==> inputs of v10 <==
==> flow/design.v <==
module pe_fc(
		input clk,
		input rst_n,
		input signed [7:0] data_i,
		input signed [7:0] weight_i,
		input signed [15:0] bias_i,
		input en,
		input bias_en,
		input flush,
		output reg signed [31:0] data_o
);
reg signed [15:0] mul;
reg signed [15:0] add;    
always @(posedge clk or negedge rst_n) begin
	if (!rst_n)
		mul <= 0;
	else 
		mul <= data_i * weight_i;
end
always @(*) begin
	if (en)
		add = mul;
	else if (bias_en)
		add = bias_i;
	else
		add = 0;
end
always @(posedge clk or negedge rst_n) begin
	if (!rst_n)
		data_o <= 0;
	else if (flush)
		data_o <= mul;
	else 
		data_o <= data_o + add;
end
endmodule
module fc_top(
	input wire clk,
	input wire rst_n,
	input wire valid_i,
	input wire [9*8-1:0] data_in,
	input wire [9*8-1:0] weight1,
	input wire [9*8-1:0] weight2,
	input wire [31:0] bias,
	output reg valid_o,
	output reg [7:0] data1_o,
	output reg [7:0] data2_o
);
parameter M0 = 4'd11;  
parameter n = 15;  
reg [9*8-1:0] weight1_inst;
reg [9*8-1:0] weight2_inst;
reg [32-1:0]  bias_inst;
wire signed [7:0] input_div [8:0];
wire signed [7:0] weight1_div [8:0];
wire signed [7:0] weight2_div [8:0];
wire signed [15:0] bias1;
wire signed [15:0] bias2;
reg       fc_en;
reg [3:0] cnt;
reg [5:0] num_cnt;
reg pe_en;
reg bias_en;
reg flush;
reg signed [7:0] pe_data;
reg signed [7:0] pe_weight1;
reg signed [7:0] pe_weight2;
wire signed [31:0] data_o_1,data_o_2;
reg signed [35:0] data_big_1, data_big_2;
genvar input_allo;
generate for (input_allo=0; input_allo<9; input_allo=input_allo+1)
	begin: INPUT_ALLOCATION
		assign input_div[input_allo] = data_in[(input_allo+1)*8 -1-:8];	
	end
endgenerate
genvar weight_allo;
generate for (weight_allo=0; weight_allo<9; weight_allo=weight_allo+1)
	begin: WEIGHT_ALLOCATION
		assign weight1_div[weight_allo] = weight1_inst[(weight_allo+1)*8 -1-:8];	
		assign weight2_div[weight_allo] = weight2_inst[(weight_allo+1)*8 -1-:8];	
	end
endgenerate
assign bias1 = bias_inst[15:0];
assign bias2 = bias_inst[31:16];
always @(posedge clk or negedge rst_n) begin
	if (!rst_n)
		weight1_inst <= 0;
	else if (valid_i)
		weight1_inst <= weight1;
end
always @(posedge clk or negedge rst_n) begin
	if (!rst_n)
		weight2_inst <= 0;
	else if (valid_i)
		weight2_inst <= weight2;
end
always @(posedge clk or negedge rst_n) begin
	if (!rst_n)
		bias_inst <= 0;
	else if (valid_i)
		bias_inst <= bias;
end
always @(posedge clk or negedge rst_n) begin
	if (!rst_n)
		fc_en <= 1'b0;
	else if (valid_i)
		fc_en <= 1'b1;
	else if (cnt == 4'd11)
		fc_en <= 1'b0;
end
always @(posedge clk or negedge rst_n) begin
	if (!rst_n)
		cnt <= 0;
	else if (cnt == 4'd12)
		cnt <= 0;
	else if (valid_i | fc_en)
		cnt <= cnt + 1'b1;
end
always @(posedge clk or negedge rst_n) begin
	if (!rst_n)
		num_cnt <= 0;
	else if (num_cnt == 6'd32 && valid_i)
		num_cnt <= 6'd1;
	else if (valid_i)
		num_cnt <= num_cnt + 1'b1;
end
always @(posedge clk or negedge rst_n) begin
	if (!rst_n)
		pe_en <= 1'b0;
	else if ((cnt>= 5'd1) && (cnt<= 5'd9))
		pe_en <= 1'b1;
	else 
		pe_en <= 1'b0;
end
always @(posedge clk or negedge rst_n) begin
	if (!rst_n)
		bias_en <= 1'b0;
	else if ((cnt== 5'd10) && (num_cnt == 6'd1))
		bias_en <= 1'b1;
	else 
		bias_en <= 1'b0;
end
always @(posedge clk or negedge rst_n) begin
	if (!rst_n)
		flush <= 1'b0;
	else if ((cnt== 5'd1) && (num_cnt == 6'd1))
		flush <= 1'b1;
	else 
		flush <= 1'b0;
end
always @(*) begin
	if ((cnt>= 5'd1) && (cnt<= 5'd9))
		pe_data = input_div[cnt-1];
	else
		pe_data = 0;
end
always @(*) begin
	if ((cnt>= 5'd1) && (cnt<= 5'd9))
		pe_weight1 = weight1_div[cnt-1];
	else
		pe_weight1 = 0;
end
always @(*) begin
	if ((cnt>= 5'd1) && (cnt<= 5'd9))
		pe_weight2 = weight2_div[cnt-1];
	else
		pe_weight2 = 0;
end
pe_fc u_pe_fc1(
	.clk(clk),
	.rst_n(rst_n),
	.data_i(pe_data),
	.weight_i(pe_weight1),
	.bias_i(bias1),
	.en(pe_en),
	.bias_en(bias_en),
	.flush(flush),
	.data_o(data_o_1)
);
pe_fc u_pe_fc2(
	.clk(clk),
	.rst_n(rst_n),
	.data_i(pe_data),
	.weight_i(pe_weight2),
	.bias_i(bias2),
	.en(pe_en),
	.bias_en(bias_en),
	.flush(flush),
	.data_o(data_o_2)
);
always @(posedge clk or negedge rst_n) begin
	if (!rst_n)
		data_big_1 <= 0;
	else
		data_big_1 <= data_o_1 * $signed({1'b0, M0});
end
always @(posedge clk or negedge rst_n) begin
	if (!rst_n)
		data_big_2 <= 0;
	else
		data_big_2 <= data_o_2 * $signed({1'b0, M0});
end
always@(posedge clk or negedge rst_n) begin  
	if(!rst_n)
		data1_o <= 0;
	else if((cnt== 5'd12) && (num_cnt == 6'd32)) begin
		if (data_big_1[35])
			data1_o <= (&data_big_1[35:22])?data_big_1[22:15]:8'h80;
		else 
			data1_o <= data_big_1[35:22]?8'h7f:data_big_1[22:15];
	end
end
always@(posedge clk or negedge rst_n) begin  
	if(!rst_n)
		data2_o <= 0;
	else if((cnt== 5'd12) && (num_cnt == 6'd32)) begin
		if (data_big_2[35])
			data2_o <= (&data_big_2[35:22])?data_big_2[22:15]:8'h80;
		else 
			data2_o <= data_big_2[35:22]?8'h7f:data_big_2[22:15];
	end
end
always@(posedge clk or negedge rst_n) begin
	if(!rst_n)
		valid_o <= 1'b0;
	else if (valid_o)
		valid_o <= 1'b0;
	else if ((cnt== 5'd12) && (num_cnt == 6'd32))
		valid_o <= 1'b1;
end
endmodule 
==> flow/run.sh <==
#!/bin/bash
# the make line also repeats each setting of config.mk as NAME=value (left out here)
make -C /OpenROAD-flow-scripts/flow DESIGN_CONFIG=/design/flow/config.mk WORK_HOME=/design/flow/orfs CLKGATE_MAP_FILE= finish
==> flow/config.mk <==
export PLATFORM = sky130hd
export DESIGN_NAME = fc_top
export DESIGN_NICKNAME = fc_top
export VERILOG_FILES = /design/flow/design.v
export SDC_FILE = /design/flow/constraint.sdc
export NUM_CORES = 4
export LEC_CHECK = 0
export ABC_AREA = 1
export CAP_MARGIN = 25
export CORE_ASPECT_RATIO = 1.56
export CORE_MARGIN = 2
export CORE_UTILIZATION = 26
export CTS_CLUSTER_DIAMETER = 61
export GPL_TIMING_DRIVEN = 0
export MAX_ROUTING_LAYER = met4
export PLACE_DENSITY = 0.66
export SETUP_SLACK_MARGIN = 0.54
export SLEW_MARGIN = 30
export TNS_END_PERCENT = 85
==> flow/constraint.sdc <==
create_clock -name core_clock -period 6.64 [get_ports {clk}]
set_input_delay 1.3280 -clock core_clock [delete_from_list [all_inputs] [get_ports {clk}]]
set_output_delay 1.3280 -clock core_clock [all_outputs]
set_load 0.01 [all_outputs]
==> inputs of v4, as changes to v10 <==
--- a/flow/config.mk
+++ b/flow/config.mk
@@ -8,5 +8,5 @@
 export ABC_AREA = 1
 export CAP_MARGIN = 25
-export CORE_ASPECT_RATIO = 1.56
+export CORE_ASPECT_RATIO = 1.12
 export CORE_MARGIN = 2
 export CORE_UTILIZATION = 26
@@ -14,4 +14,5 @@
 export GPL_TIMING_DRIVEN = 0
 export MAX_ROUTING_LAYER = met4
+export MIN_ROUTING_LAYER = met2
 export PLACE_DENSITY = 0.66
 export SETUP_SLACK_MARGIN = 0.54
==> flow/constraint.sdc (replaced) <==
create_clock -name core_clock -period 13.3 [get_ports {clk}]
set_input_delay 2.6600 -clock core_clock [delete_from_list [all_inputs] [get_ports {clk}]]
set_output_delay 2.6600 -clock core_clock [all_outputs]
set_load 0.01 [all_outputs]
==> inputs of v35, as changes to v10 <==
==> flow/config.mk (replaced) <==
export PLATFORM = sky130hd
export DESIGN_NAME = fc_top
export DESIGN_NICKNAME = fc_top
export VERILOG_FILES = /design/flow/design.v
export SDC_FILE = /design/flow/constraint.sdc
export NUM_CORES = 4
export LEC_CHECK = 0
export CAP_MARGIN = 20
export CORE_MARGIN = 2
export CORE_UTILIZATION = 71
export CTS_CLUSTER_SIZE = 28
export PLACE_DENSITY_LB_ADDON = 0.26
export SETUP_SLACK_MARGIN = 1.2
export SLEW_MARGIN = 20
==> flow/constraint.sdc (replaced) <==
create_clock -name core_clock -period 8.0 [get_ports {clk}]
set_input_delay 1.6000 -clock core_clock [delete_from_list [all_inputs] [get_ports {clk}]]
set_output_delay 1.6000 -clock core_clock [all_outputs]
set_load 0.01 [all_outputs]
==> inputs of v2, as changes to v10 <==
==> flow/config.mk (replaced) <==
export PLATFORM = sky130hd
export DESIGN_NAME = fc_top
export DESIGN_NICKNAME = fc_top
export VERILOG_FILES = /design/flow/design.v
export SDC_FILE = /design/flow/constraint.sdc
export NUM_CORES = 4
export LEC_CHECK = 0
export CAP_MARGIN = 15
export CORE_MARGIN = 2
export CORE_UTILIZATION = 72
export CTS_CLUSTER_SIZE = 39
export SLEW_MARGIN = 20
==> flow/constraint.sdc (replaced) <==
create_clock -name core_clock -period 6.48 [get_ports {clk}]
set_input_delay 1.2960 -clock core_clock [delete_from_list [all_inputs] [get_ports {clk}]]
set_output_delay 1.2960 -clock core_clock [all_outputs]
set_load 0.01 [all_outputs]
==> flow_summary.json <==
{
  "status": "no timing/DRC/antenna violations",
  "ys_top_logic_family": "adder cells",
  "xor_share": 0.0419,
  "buffer_area_frac": 0.0935,
  "crit_slowest_cell": "fa_1",
  "logic_gate_count": 1977,
  "top_cell": "inv_1",
  "numCtsBuffers": 38,
  "ys_seq_frac": 0.307,
  "insertion_delay_ns": 0.59,
  "worst_slack_ns": 1.38,
  "firstDrtPassIters": 7,
  "reg2reg_from": "cnt[0]$_DFFE_PN0P_",
  "met2_usage": 0.670,
  "comb_share": 0.529,
  "nFillCells": 2125
}
the above is filed under v35

==> flow_summary.json <==
{
  "status": "no timing/DRC/antenna violations",
  "met2_usage": 0.345,
  "nFillCells": 12900,
  "cp-endpoint": "u_pe_fc2.mul[15]$_DFF_PN0_",
  "worst_slack_ns": 5.91,
  "top_cell": "nand2_1",
  "crit_slowest_cell": "clkbuf_1",
  "ys_seq_frac": 0.278,
  "ys_sh_simple": 0.292,
  "numCtsBuffers": 50,
  "final_core_util": 0.318,
  "buffer_area_frac": 0.0876,
  "comb_share": 0.501,
  "logic_gate_count": 3145,
  "xor_share": 0.0220,
  "insertion_delay_ns": 0.70
}
the above is filed under v4

==> flow_summary.json <==
{
  "worst_slack_ns": 0.690,
  "met2_usage": 0.327,
  "firstDrtPassIters": 5,
  "status": "no timing/DRC/antenna violations",
  "logic_gate_count": 3145,
  "hold_class": "reg2reg",
  "ys_seq_frac": 0.278,
  "xor_share": 0.0220,
  "top_cell": "nand2_1",
  "slew_headroom": 0.279,
  "nFillCells": 12800,
  "ys_top_logic_family": "simple AND/OR/NAND/NOR gates",
  "buffer_area_frac": 0.0972,
  "crit_slowest_cell": "fa_1",
  "comb_share": 0.502,
  "insertion_delay_ns": 0.63,
  "numCtsBuffers": 45
}
the above is filed under v10

==> flow_summary.json <==
{
  "xor_share": 0.0419,
  "status": "finished with violations",
  "buffer_area_frac": 0.117,
  "reg2reg_from": "cnt[0]$_DFFE_PN0P_",
  "so_faults": "negative setup slack",
  "top_cell": "inv_1",
  "met2_usage": 0.708,
  "ys_seq_frac": 0.307,
  "logic_gate_count": 1976,
  "worst_slack_ns": -0.00284,
  "setup_viol": 1,
  "insertion_delay_ns": 0.58,
  "comb_share": 0.516,
  "nFillCells": 1843
}
the above is filed under v2

